==> v21 <==
==> flow/design.v <==
module clk_ctrl
(
	input				wire				clk_i					,
	input				wire				rstn_i				,	
	input				wire	[15:0]	freq						,
	output			reg				dds1_o					,
	output			reg				dds_o						
);
reg	[31:0]	cnt;
wire	[63:0]	add;
assign add =freq*32'd4294967295/16'd30000;
always@(posedge clk_i or negedge rstn_i)
	if(rstn_i ==1'b0)
		cnt <=32'd0;
	else
		cnt <=cnt +add; 
always@(posedge clk_i or negedge rstn_i)
	if(rstn_i ==1'b0)
		dds_o <=1'b0;
	else if(cnt >=32'd2147483648)
		dds_o <=1'b1;
	else
		dds_o <=1'b0;		
reg	[31:0]	cnt1;
wire	[63:0]	add1;
assign add1 =(freq/8'd36)*32'd4294967295/16'd3000;
always@(posedge clk_i or negedge rstn_i)
	if(rstn_i ==1'b0)
		cnt1 <=32'd0;
	else
		cnt1 <=cnt1 +add1; 
always@(posedge clk_i or negedge rstn_i)
	if(rstn_i ==1'b0)
		dds1_o <=1'b0;
	else if(cnt1 >=32'd2147483648)
		dds1_o <=1'b1;
	else
		dds1_o <=1'b0;		
endmodule
==> flow/run.sh <==
#!/bin/bash
# the make line also repeats each setting of config.mk as NAME=value (left out here)
make -C /OpenROAD-flow-scripts/flow DESIGN_CONFIG=/design/flow/config.mk WORK_HOME=/design/flow/orfs CLKGATE_MAP_FILE= finish
==> flow/config.mk <==
export PLATFORM = sky130hd
export DESIGN_NAME = clk_ctrl
export DESIGN_NICKNAME = clk_ctrl
export VERILOG_FILES = /design/flow/design.v
export SDC_FILE = /design/flow/constraint.sdc
export NUM_CORES = 4
export LEC_CHECK = 0
export CAP_MARGIN = 20
export CELL_PAD_IN_SITES_DETAIL_PLACEMENT = 0
export CELL_PAD_IN_SITES_GLOBAL_PLACEMENT = 1
export CORE_ASPECT_RATIO = 0.93
export CORE_MARGIN = 2
export CORE_UTILIZATION = 24
export CTS_CLUSTER_DIAMETER = 399
export CTS_CLUSTER_SIZE = 98
export GPL_ROUTABILITY_DRIVEN = 1
export MAX_ROUTING_LAYER = met4
export SETUP_SLACK_MARGIN = 5.0
export SLEW_MARGIN = 20
export TNS_END_PERCENT = 25
==> flow/constraint.sdc <==
create_clock -name core_clock -period 115.0 [get_ports {clk_i}]
set_input_delay 23.0000 -clock core_clock [delete_from_list [all_inputs] [get_ports {clk_i}]]
set_output_delay 23.0000 -clock core_clock [all_outputs]
set_load 0.01 [all_outputs]
==> v29: changes against v21 <==
==> flow/config.mk (replaced) <==
export PLATFORM = sky130hd
export DESIGN_NAME = clk_ctrl
export DESIGN_NICKNAME = clk_ctrl
export VERILOG_FILES = /design/flow/design.v
export SDC_FILE = /design/flow/constraint.sdc
export NUM_CORES = 4
export LEC_CHECK = 0
export ABC_AREA = 1
export CAP_MARGIN = 20
export CELL_PAD_IN_SITES_DETAIL_PLACEMENT = 0
export CORE_ASPECT_RATIO = 0.93
export CORE_MARGIN = 2
export CORE_UTILIZATION = 72
export CTS_CLUSTER_DIAMETER = 341
export GPL_ROUTABILITY_DRIVEN = 1
export MAX_ROUTING_LAYER = met4
export PLACE_DENSITY_LB_ADDON = 0.2
export SETUP_SLACK_MARGIN = 5.0
export SLEW_MARGIN = 20
export TNS_END_PERCENT = 55
==> flow/constraint.sdc (replaced) <==
create_clock -name core_clock -period 67.6 [get_ports {clk_i}]
set_input_delay 13.5200 -clock core_clock [delete_from_list [all_inputs] [get_ports {clk_i}]]
set_output_delay 13.5200 -clock core_clock [all_outputs]
set_load 0.01 [all_outputs]
==> v17: changes against v21 <==
==> flow/config.mk (replaced) <==
export PLATFORM = sky130hd
export DESIGN_NAME = clk_ctrl
export DESIGN_NICKNAME = clk_ctrl
export VERILOG_FILES = /design/flow/design.v
export SDC_FILE = /design/flow/constraint.sdc
export NUM_CORES = 4
export LEC_CHECK = 0
export CAP_MARGIN = 20
export CORE_MARGIN = 2
export CORE_UTILIZATION = 68
export SLEW_MARGIN = 20
==> flow/constraint.sdc (replaced) <==
create_clock -name core_clock -period 57.4 [get_ports {clk_i}]
set_input_delay 11.4800 -clock core_clock [delete_from_list [all_inputs] [get_ports {clk_i}]]
set_output_delay 11.4800 -clock core_clock [all_outputs]
set_load 0.01 [all_outputs]
==> results <==
| metric | v21 | v17 | v29 |
|---|---|---|---|
| Run status | no timing/DRC/antenna violations | failed layout checks | no timing/DRC/antenna violations |
| Layout check failures | - | negative setup slack | - |
| Aoi/oai-family share of the synthesized area | 0.351 | 0.351 | 0.0804 |
| Number of core rows | 170 | 105 | 94 |
| RSZ-0062 raised after global routing | false | true | false |
| Final WL | 167 mm | 214 mm | 130 mm |
| Slowest CP cell | xor2_1 | fa_1 | fa_1 |
| Yosys cell types | 223 | 223 | 84 |
| Crit path depth | 243 | 267 | 361 |
| Antenna violations before repair | 0 | 8 | 1 |
| Total setup violations reported at the end of the flow | 0 | 38 | 0 |
| Number of cells in Yosys stat | 7,093 | 7,093 | 7,835 |
| Cell with the most instances on the worst path | a21oi_1 | buf_4 | nand2_1 |
| Detail Route met3 WL | 4.04 mm | 22.3 mm | 6.93 mm |
| Non-clock buffer share | 0.00874 | 0.177 | 0.0257 |
| Synthesized chip area reported by yosys | 55,800 um^2 | 55,800 um^2 | 51,400 um^2 |
| Max-area cell share | 0.0933 | 0.0933 | 0.141 |
| Placed cell area | 57,700 um^2 | 66,700 um^2 | 52,300 um^2 |
| Final #Nets | 7,593 | 9,184 | 8,685 |
| Worst-path fanout max | 23 | 10 | 11 |
| Share of cell area taken by multi-input logic gates | 0.851 | 0.744 | 0.824 |
| Diode insertion count for antenna repair | 0 | 5 | 1 |
| Syn nets | 7,766 | 7,766 | 8,508 |
| GRT Resource Usage Total | 0.141 | 0.418 | 0.347 |

==> inputs of job 786 <==
RTL: the design.v shown in full above, as it stands there.
clock: 17.2 ns
lec_check: 0
abc_area: 1
cap_margin: 20
core_margin: 2
core_utilization: 72
cts_cluster_size: 14
place_density_lb_addon: 0.14
setup_slack_margin: 4.9
slew_margin: 20
run.sh (not shown) runs the stock make flow with config.mk's settings and CLKGATE_MAP_FILE=.
==> inputs of job 7332, as changes to job 786 <==
ABC_AREA = not set   (was 1)
CORE_UTILIZATION = 40   (was 72)
CTS_CLUSTER_SIZE = not set   (was 14)
PLACE_DENSITY_LB_ADDON = not set   (was 0.14)
SETUP_SLACK_MARGIN = not set   (was 4.9)
==> flow/constraint.sdc (replaced) <==
create_clock -name core_clock -period 68.6 [get_ports {clk_i}]
set_input_delay 13.7200 -clock core_clock [delete_from_list [all_inputs] [get_ports {clk_i}]]
set_output_delay 13.7200 -clock core_clock [all_outputs]
set_load 0.01 [all_outputs]
==> inputs of job 482, as changes to job 786 <==
CTS_CLUSTER_SIZE = 90   (was 14)
PLACE_DENSITY_LB_ADDON = not set   (was 0.14)
SETUP_SLACK_MARGIN = not set   (was 4.9)
==> flow/constraint.sdc (replaced) <==
create_clock -name core_clock -period 57.4 [get_ports {clk_i}]
set_input_delay 11.4800 -clock core_clock [delete_from_list [all_inputs] [get_ports {clk_i}]]
set_output_delay 11.4800 -clock core_clock [all_outputs]
set_load 0.01 [all_outputs]
==> qor summary <==
metric	job 7332	job 482	job 786
Run status	no timing/DRC/antenna violations	finished with violations	stopped before the end
Last stage reached	-	-	detailed placement
Reasons for failing layout checks	-	negative setup slack	-
Stage delay of the slowest cell on the critical path	0.60 ns	0.59 ns	-
Wire length of the first global-routing pass	263000 um	225000 um	-
Core utilization before placement	40.1%	73.0%	73.0%
Rel. slew slack	15.8%	23.5%	-
Number of buffer and inverter instances along the worst setup path	34	66	-
Nets@finish	7975	8991	-
Capture endpoint of the worst hold path	dds_o$_DFF_PN0_	dds_o$_DFF_PN0_	-
Met3 wire len	6280 um	12800 um	-
Most numerous cell in the Yosys netlist	sky130_fd_sc_hd__inv_1	sky130_fd_sc_hd__nand2_1	sky130_fd_sc_hd__nand2_1
Number of well taps	1876	940	-
Number of iterations in the first detailed-routing pass	7	12	-
Count of mapped cells out of synthesis	7093	7835	7835
Cells after DPL	9060	8957	-

==> inputs of lagoon <==
Starts from the design.v that is shown in full above.
clock: 70.0 ns
lec_check: 0
cap_margin: 20
cell_pad_in_sites_global_placement: 1
core_margin: 2
core_utilization: 63
cts_cluster_diameter: 285
cts_cluster_size: 98
place_density: 0.35
slew_margin: 20
tns_end_percent: 15
==> delta: changes against lagoon <==
==> flow/config.mk (replaced) <==
export PLATFORM = sky130hd
export DESIGN_NAME = clk_ctrl
export DESIGN_NICKNAME = clk_ctrl
export VERILOG_FILES = /design/flow/design.v
export SDC_FILE = /design/flow/constraint.sdc
export NUM_CORES = 4
export LEC_CHECK = 0
export ABC_AREA = 1
export CAP_MARGIN = 20
export CORE_MARGIN = 2
export CORE_UTILIZATION = 72
export SLEW_MARGIN = 20
==> flow/constraint.sdc (replaced) <==
create_clock -name core_clock -period 84.3 [get_ports {clk_i}]
set_input_delay 16.8600 -clock core_clock [delete_from_list [all_inputs] [get_ports {clk_i}]]
set_output_delay 16.8600 -clock core_clock [all_outputs]
set_load 0.01 [all_outputs]
==> comparison <==
delta produced a clean layout. lagoon passed the timing, DRC and antenna checks.
Between lagoon and delta, the lower design area is in delta (gap about 14%, measured against delta).
Against lagoon, the critical path depth of delta is higher by 107.
Between delta and lagoon, the lower non-clock buffer count is in delta (gap 343).
Between lagoon and delta, the lower sequential share of layout area is in lagoon (gap 0.38 points).
Of lagoon and delta, delta has the higher global-route usage (gap 2.7 points).
Of delta and lagoon, delta has the higher utilization (gap 6.9 points).
Clock skew: delta is lower than lagoon (0.0011 ns).
Flip-flop count is the same in lagoon and delta.
Synthesized cell count: lagoon is smaller than delta (about 9%).
In lagoon the register-to-register slack is lower than in delta, by 16 ns.
==> figures <==
quantity                                                                              delta                 lagoon
Result of the run                                          no timing/DRC/antenna violations  no timing/DRC/antenna violations
Number of cell instances after yosys synthesis                                        7,835                  7,093
Pre-antenna DRT Iters                                                                     8                      6
Area of the core                                                                 70,400 um2             88,100 um2
Ratio of layout area to synthesized area                                             1.024x                 1.072x
Proportion of synthesized area in mux cells                                         0.0414%                  3.54%
Delay of the slowest cell on the worst path                                         0.76 ns                0.59 ns
N_taps                                                                                  940                  1,165
Initial detailed-routing violation count                                              3,212                  4,959
Crit path setup slack, layout                                                      11.85 ns                2.29 ns
Met1 Track Usage GR                                                                   43.2%                  47.7%
Final instance area                                                              52,600 um2             59,800 um2
Number of buffer and inverter stages on the critical path                                51                     20
Diode insertion count for antenna repair                                                  0                      1
Max-slew headroom at the worst pin                                                    30.4%                  22.4%
M1 WL                                                                               55.0 mm                74.1 mm
Area of the mapped netlist                                                       51,400 um2             55,800 um2
End-of-flow core utilization                                                          74.8%                  67.9%
Slowest stage cell on the critical path                    sky130_fd_sc_hd__clkdlybuf4s50_1  sky130_fd_sc_hd__fa_1
Proportion of synthesized chip area in sequential cells                               3.21%                  2.96%
Highest metal layer with signal wires                                                  met5                   met4
Met3 routed WL                                                                      5.80 mm                8.05 mm
